==> inputs of branch fjord <==
==> flow/design.v <==
`timescale 1ns / 1ps
module startup_controller(
	input clk,
	input rst,
	input start,
	input stop,
	output reg mcu_pwr,
	output reg is_sending,
	output reg ready
);
reg is_pulling_low, is_waiting_for_clock, is_waiting_for_bkgd_stable;
reg [15:0] timer;
always @(posedge clk) begin
	if (rst || stop) begin  
		is_pulling_low <= 0;
		is_waiting_for_clock <= 0;
		is_waiting_for_bkgd_stable <= 0;
		is_sending <= 0;
		mcu_pwr <= 0;
		ready <= 1;
	end else if (start) begin
		is_pulling_low <= 1;
		is_sending <= 1;
		timer <= 250;  
		ready <= 0;
	end else if (is_pulling_low) begin
		if (timer == 0) begin
			mcu_pwr <= 1;
			is_pulling_low <= 0;
			is_waiting_for_clock <= 1;
			timer <= 1200;  
		end else begin
			timer <= timer - 1;
		end
	end else if (is_waiting_for_clock) begin
		if (timer == 0) begin
			is_sending <= 0;  
			is_waiting_for_clock <= 0;
			is_waiting_for_bkgd_stable <= 1;
			timer <= 500;  
		end else begin
			timer <= timer - 1;
		end
	end else if (is_waiting_for_bkgd_stable) begin
		if (timer == 0) begin
			is_waiting_for_bkgd_stable <= 0;
			ready <= 1;
		end else begin
			timer <= timer - 1;
		end
	end
end
endmodule
`timescale 1ns / 1ps
module sync_controller(
	input clk,
	input rst,
	input bkgd_in,
	output is_sending,
	input start_sync,
	output [31:0] sync_length,
	output sync_length_is_ready,
	output reg ready,
	output [4:0] debug
);
parameter HIGHTIME = 32'd6500;  
reg [2:0] state;
reg [31:0] sync_count;
assign debug = {2'd0, state};
assign is_sending = state == 1;
assign sync_length = sync_count;
assign sync_length_is_ready = (state != 1) && (state != 4);
always @(posedge clk) begin
	sync_count <= sync_count;
	if (rst) begin
		state <= 0;
		sync_count <= HIGHTIME;  
		ready <= 0;
	end else if (start_sync) begin
		state <= 1;
		sync_count <= HIGHTIME;
		ready <= 0;
	end else if (state == 1) begin
		if (sync_count == 0) begin
			state <= 2;
			sync_count <= 8'h0f;
		end else begin
			sync_count <= sync_count - 1;
		end
	end else if (state == 2) begin
		if (sync_count == 0) begin
			state <= 3;
		end else begin
			sync_count <= sync_count - 1;
		end
	end else if (state == 3) begin
		if (bkgd_in == 0) begin
			state <= 4;
		end
	end else if (state == 4) begin
		if (bkgd_in == 1) begin
			state <= 0;
			ready <= 1;
		end else begin
			sync_count <= sync_count + 1;
		end
	end
end
endmodule
`timescale 1ns / 1ps
module bdc_clk_pulse_generator(
	input clk,
	input rst,
	output bdc_clk_pulse,
	input [31:0] sync_length,
	input set_sync_length
);
reg [15:0] counter;
reg [31:0] target_time;  
reg [31:0] residual;
assign bdc_clk_pulse = counter == 0;
always @(posedge clk) begin
	if (rst) begin
		counter <= 0;
		target_time <= 0;
		residual <= 0;
	end else if (set_sync_length) begin
		target_time <= sync_length;
		residual <= sync_length;
	end else if (counter > residual[31:7]) begin
		counter <= 0;
		residual <= residual[6:0] + target_time;
	end else begin
		counter <= counter + 1;
	end
end
endmodule
`timescale 1ns / 1ps
module bdc_interface(
	input clk,
	input rst,
	output reg is_sending,
	input bkgd_in,
	input tgt_clk_pulse,
	input [7:0] data_in,
	input send_data,
	output reg [7:0] data_out,
	input read_data,
	output ready
);
reg [3:0] state;
reg [7:0] tgt_clk_timer;
reg [7:0] data;
reg [3:0] bitsleft;
assign ready = state == 0 && !read_data && !send_data;
always @(posedge clk) begin
	if (rst) begin
		state <= 0;
		tgt_clk_timer <= 0;
		is_sending <= 0;
	end else if (tgt_clk_timer > 0) begin
		if (tgt_clk_pulse) begin
			tgt_clk_timer <= tgt_clk_timer - 1;
		end
	end else begin
		case (state)
		0: begin
			if (send_data) begin
				state <= 1;
				data <= data_in;
				bitsleft <= 8;
			end else if (read_data) begin
				state <= 3;
				bitsleft <= 8;
			end
		end
		1: begin
			if (bitsleft > 0) begin
				state <= 2;
				is_sending <= 1;
				if (data[7]) begin
					tgt_clk_timer <= 4;
				end else begin
					tgt_clk_timer <= 14;
				end
			end else begin
				state <= 0;
			end
		end
		2: begin
			is_sending <= 0;
			if (data[7]) begin
				tgt_clk_timer <= 14;
			end else begin
				tgt_clk_timer <= 4;
			end
			state <= 1;
			bitsleft <= bitsleft - 1;
			data <= {data[6:0], 1'd0};
		end
		3: begin
			if (bitsleft > 0) begin
				is_sending <= 1;
				tgt_clk_timer <= 3;
				state <= 4;
			end else begin
				data_out <= data;
				state <= 0;
			end
		end
		4: begin
			is_sending <= 0;
			tgt_clk_timer <= 7;
			state <= 5;
		end
		5: begin
			data <= {data[6:0], bkgd_in};
			bitsleft <= bitsleft - 1;
			tgt_clk_timer <= 6;
			state <= 3;
		end
		endcase
	end
end
endmodule
`timescale 1ns / 1ps
module bdm(
	input clk,
	input rst,
	input bkgd_in,
	output bkgd_out,
	output bkgd_is_high_z,
	output mcu_pwr,
	output mcu_vpp,
	input do_read,
	input do_write,
	input do_start_mcu,
	input do_stop_mcu,
	input do_delay,
	input do_echo_test,
	input do_enable_vpp,
	input do_disable_vpp,
	input do_echo_sync_value,
	input do_resync,
	input [7:0] data_in,
	output [7:0] data_out,
	output ready,
	output reg valid,
	output [3:0] debug
);
reg [7:0] echo_data;
wire [31:0] sync_count;
wire sync_is_sending;
wire [4:0] sync_debug;
reg sync_start;
wire sync_ready;
wire startup_start;
reg startup_stop;
wire startup_is_sending, startup_ready;
wire bdc_is_sending, bdc_ready;
wire [7:0] bdc_data_out;
wire bdc_read_data, bdc_send_data;
wire hold_commands_in_reset;
assign hold_commands_in_reset = 1'd0;  
wire bdc_clk_pulse;
reg [3:0] state;
reg [7:0] delay_counter;
startup_controller startup_controller(
	.clk(clk),
	.rst(rst || hold_commands_in_reset),
	.start(startup_start),
	.stop(startup_stop),
	.mcu_pwr(mcu_pwr),
	.is_sending(startup_is_sending),
	.ready(startup_ready)
);
sync_controller sync_controller(
	.clk(clk),
	.rst(rst || hold_commands_in_reset || do_stop_mcu || do_resync),
	.bkgd_in(bkgd_in),
	.is_sending(sync_is_sending),
	.start_sync(sync_start),
	.sync_length(sync_count),
	.sync_length_is_ready(),
	.ready(sync_ready),
	.debug(sync_debug)
);
reg set_bdc_pulse_gen;
bdc_clk_pulse_generator bdc_clk_pulse_generator(
	.clk(clk),
	.rst(rst || hold_commands_in_reset),
	.bdc_clk_pulse(bdc_clk_pulse),
	.sync_length(sync_count),
	.set_sync_length(set_bdc_pulse_gen)
);
bdc_interface bdc_interface(
	.clk(clk),
	.rst(rst || hold_commands_in_reset),
	.is_sending(bdc_is_sending),
	.bkgd_in(bkgd_in),
	.tgt_clk_pulse(bdc_clk_pulse),
	.data_in(data_in),
	.send_data(bdc_send_data),
	.data_out(bdc_data_out),
	.read_data(bdc_read_data),
	.ready(bdc_ready)
);
assign debug = sync_debug; 
assign bkgd_out = 1'd0;
assign bkgd_is_high_z =
	(state == 1 && startup_is_sending) ? 1'd0 :
	(state == 2 && sync_is_sending) ? 1'd0 :
	(state == 3 && bdc_is_sending) ? 1'd0 :
	(state == 4 && bdc_is_sending) ? 1'd0 :
	1'd1;
assign startup_start = state == 0 && do_start_mcu;
assign bdc_read_data = state == 0 && do_read;
assign bdc_send_data = state == 0 && do_write;
assign data_out =
	state == 5 ? echo_data :
	state == 7 ? sync_count[15:8] :
	state == 8 ? sync_count[7:0] :
	bdc_data_out;
assign ready = state == 0 && !do_start_mcu && !do_stop_mcu && !do_read && !do_write && !do_delay && !do_echo_test && !do_echo_sync_value && !do_resync;
reg vpp_enabled;
assign mcu_vpp = vpp_enabled;
always @(posedge clk) begin
	startup_stop <= 0;
	sync_start <= 0;
	set_bdc_pulse_gen <= 0;
	valid <= 0;
	if (rst) begin
		state <= 0;
		vpp_enabled <= 0;
	end else if (state == 0) begin
		if (do_start_mcu) begin
			state <= 1;
		end else if (do_stop_mcu) begin
			startup_stop <= 1;
		end else if (do_read) begin
			state <= 3;
		end else if (do_write) begin
			state <= 4;
		end else if (do_delay) begin
			state <= 6;
			delay_counter <= {data_in, 4'd0};
		end else if (do_echo_test) begin
			state <= 5;
			echo_data <= data_in;
			valid <= 1;
		end else if (do_enable_vpp) begin
			vpp_enabled <= 1;
		end else if (do_disable_vpp) begin
			vpp_enabled <= 0;
		end else if (do_echo_sync_value) begin
			state <= 7;
			valid <= 1;
		end else if (do_resync) begin
			state <= 2;
			sync_start <= 1;
		end
	end else if (state == 1) begin
		if (startup_ready) begin
			state <= 2;
			sync_start <= 1;
		end
	end else if (state == 2) begin
		if (sync_ready) begin
			set_bdc_pulse_gen <= 1;
			state <= 0;
		end
	end else if (state == 3) begin
		if (bdc_ready) begin
			state <= 0;
			valid <= 1;
		end
	end else if (state == 4) begin
		if (bdc_ready) begin
			state <= 0;
		end
	end else if (state == 6) begin
		if (delay_counter == 0) begin
			state <= 0;
		end else begin
			delay_counter <= delay_counter - 1;
		end
	end else if (state == 5) begin
		state <= 0;
	end else if (state == 7) begin
		state <= 8;
		valid <= 1;
	end else if (state == 8) begin
		state <= 0;
	end
end
endmodule
==> flow/run.sh <==
#!/bin/bash
# the make line also repeats each setting of config.mk as NAME=value (left out here)
make -C /OpenROAD-flow-scripts/flow DESIGN_CONFIG=/design/flow/config.mk WORK_HOME=/design/flow/orfs CLKGATE_MAP_FILE= finish
==> flow/config.mk <==
export PLATFORM = sky130hd
export DESIGN_NAME = bdm
export DESIGN_NICKNAME = bdm
export VERILOG_FILES = /design/flow/design.v
export SDC_FILE = /design/flow/constraint.sdc
export NUM_CORES = 4
export LEC_CHECK = 0
export CAP_MARGIN = 20
export CELL_PAD_IN_SITES_GLOBAL_PLACEMENT = 3
export CORE_MARGIN = 2
export CORE_UTILIZATION = 40
export HOLD_SLACK_MARGIN = 0.08
export SETUP_SLACK_MARGIN = 0.85
export SLEW_MARGIN = 10
==> flow/constraint.sdc <==
create_clock -name core_clock -period 6.91 [get_ports {clk}]
set_input_delay 1.3820 -clock core_clock [delete_from_list [all_inputs] [get_ports {clk}]]
set_output_delay 1.3820 -clock core_clock [all_outputs]
set_load 0.01 [all_outputs]
==> branch onyx: changes against branch fjord <==
==> flow/config.mk (replaced) <==
export PLATFORM = sky130hd
export DESIGN_NAME = bdm
export DESIGN_NICKNAME = bdm
export VERILOG_FILES = /design/flow/design.v
export SDC_FILE = /design/flow/constraint.sdc
export NUM_CORES = 4
export LEC_CHECK = 0
export ABC_AREA = 0
export CAP_MARGIN = 20
export CELL_PAD_IN_SITES_GLOBAL_PLACEMENT = 3
export CORE_MARGIN = 6
export CORE_UTILIZATION = 30
export CTS_CLUSTER_DIAMETER = 370
export MAX_ROUTING_LAYER = met4
export SLEW_MARGIN = 20
==> flow/constraint.sdc (replaced) <==
create_clock -name core_clock -period 5.0 [get_ports {clk}]
set_input_delay 1.0000 -clock core_clock [delete_from_list [all_inputs] [get_ports {clk}]]
set_output_delay 1.0000 -clock core_clock [all_outputs]
set_load 0.01 [all_outputs]
==> branch zinc: changes against branch fjord <==
==> flow/config.mk (replaced) <==
export PLATFORM = sky130hd
export DESIGN_NAME = bdm
export DESIGN_NICKNAME = bdm
export VERILOG_FILES = /design/flow/design.v
export SDC_FILE = /design/flow/constraint.sdc
export NUM_CORES = 4
export LEC_CHECK = 0
export ABC_AREA = 1
export CAP_MARGIN = 0
export CELL_PAD_IN_SITES_DETAIL_PLACEMENT = 2
export CORE_MARGIN = 7
export CORE_UTILIZATION = 68
export CTS_CLUSTER_DIAMETER = 133
export GPL_ROUTABILITY_DRIVEN = 1
export GPL_TIMING_DRIVEN = 0
export MIN_ROUTING_LAYER = met2
export PLACE_DENSITY = 0.61
export SETUP_SLACK_MARGIN = -0.24
export SLEW_MARGIN = 30
export TNS_END_PERCENT = 55
==> flow/constraint.sdc (replaced) <==
create_clock -name core_clock -period 6.77 [get_ports {clk}]
set_input_delay 1.3540 -clock core_clock [delete_from_list [all_inputs] [get_ports {clk}]]
set_output_delay 1.3540 -clock core_clock [all_outputs]
set_load 0.01 [all_outputs]
==> branch nickel: changes against branch fjord <==
==> flow/config.mk (replaced) <==
export PLATFORM = sky130hd
export DESIGN_NAME = bdm
export DESIGN_NICKNAME = bdm
export VERILOG_FILES = /design/flow/design.v
export SDC_FILE = /design/flow/constraint.sdc
export NUM_CORES = 4
export LEC_CHECK = 0
export ABC_AREA = 1
export CAP_MARGIN = 20
export CORE_MARGIN = 2
export CORE_UTILIZATION = 68
export CTS_CLUSTER_SIZE = 14
export PLACE_DENSITY_LB_ADDON = 0.07
export SETUP_SLACK_MARGIN = 0.66
export SLEW_MARGIN = 20
==> flow/constraint.sdc (replaced) <==
create_clock -name core_clock -period 2.31 [get_ports {clk}]
set_input_delay 0.4620 -clock core_clock [delete_from_list [all_inputs] [get_ports {clk}]]
set_output_delay 0.4620 -clock core_clock [all_outputs]
set_load 0.01 [all_outputs]
==> summary of the runs <==
Branch fjord completed with no timing, DRC or antenna violations. Branch nickel ended with an error in global routing (DPL-0038). Branch onyx passed the timing, DRC and antenna checks. Branch zinc aborted during detailed placement (DPL-0033). In via count, branch fjord and branch onyx hardly differ. Of branch fjord and branch onyx, branch onyx has the higher hold slack (gap 0.0043 ns). In branch onyx the final cell count is higher than in branch fjord, by 8.4%. Between branch fjord and branch onyx, the lower first-iteration DRC count is in branch onyx (gap 26%, measured against branch onyx). In branch fjord the clock skew is lower than in branch onyx, by 0.0028 ns. Routed wire length: branch fjord is lower than branch onyx (about 10%).
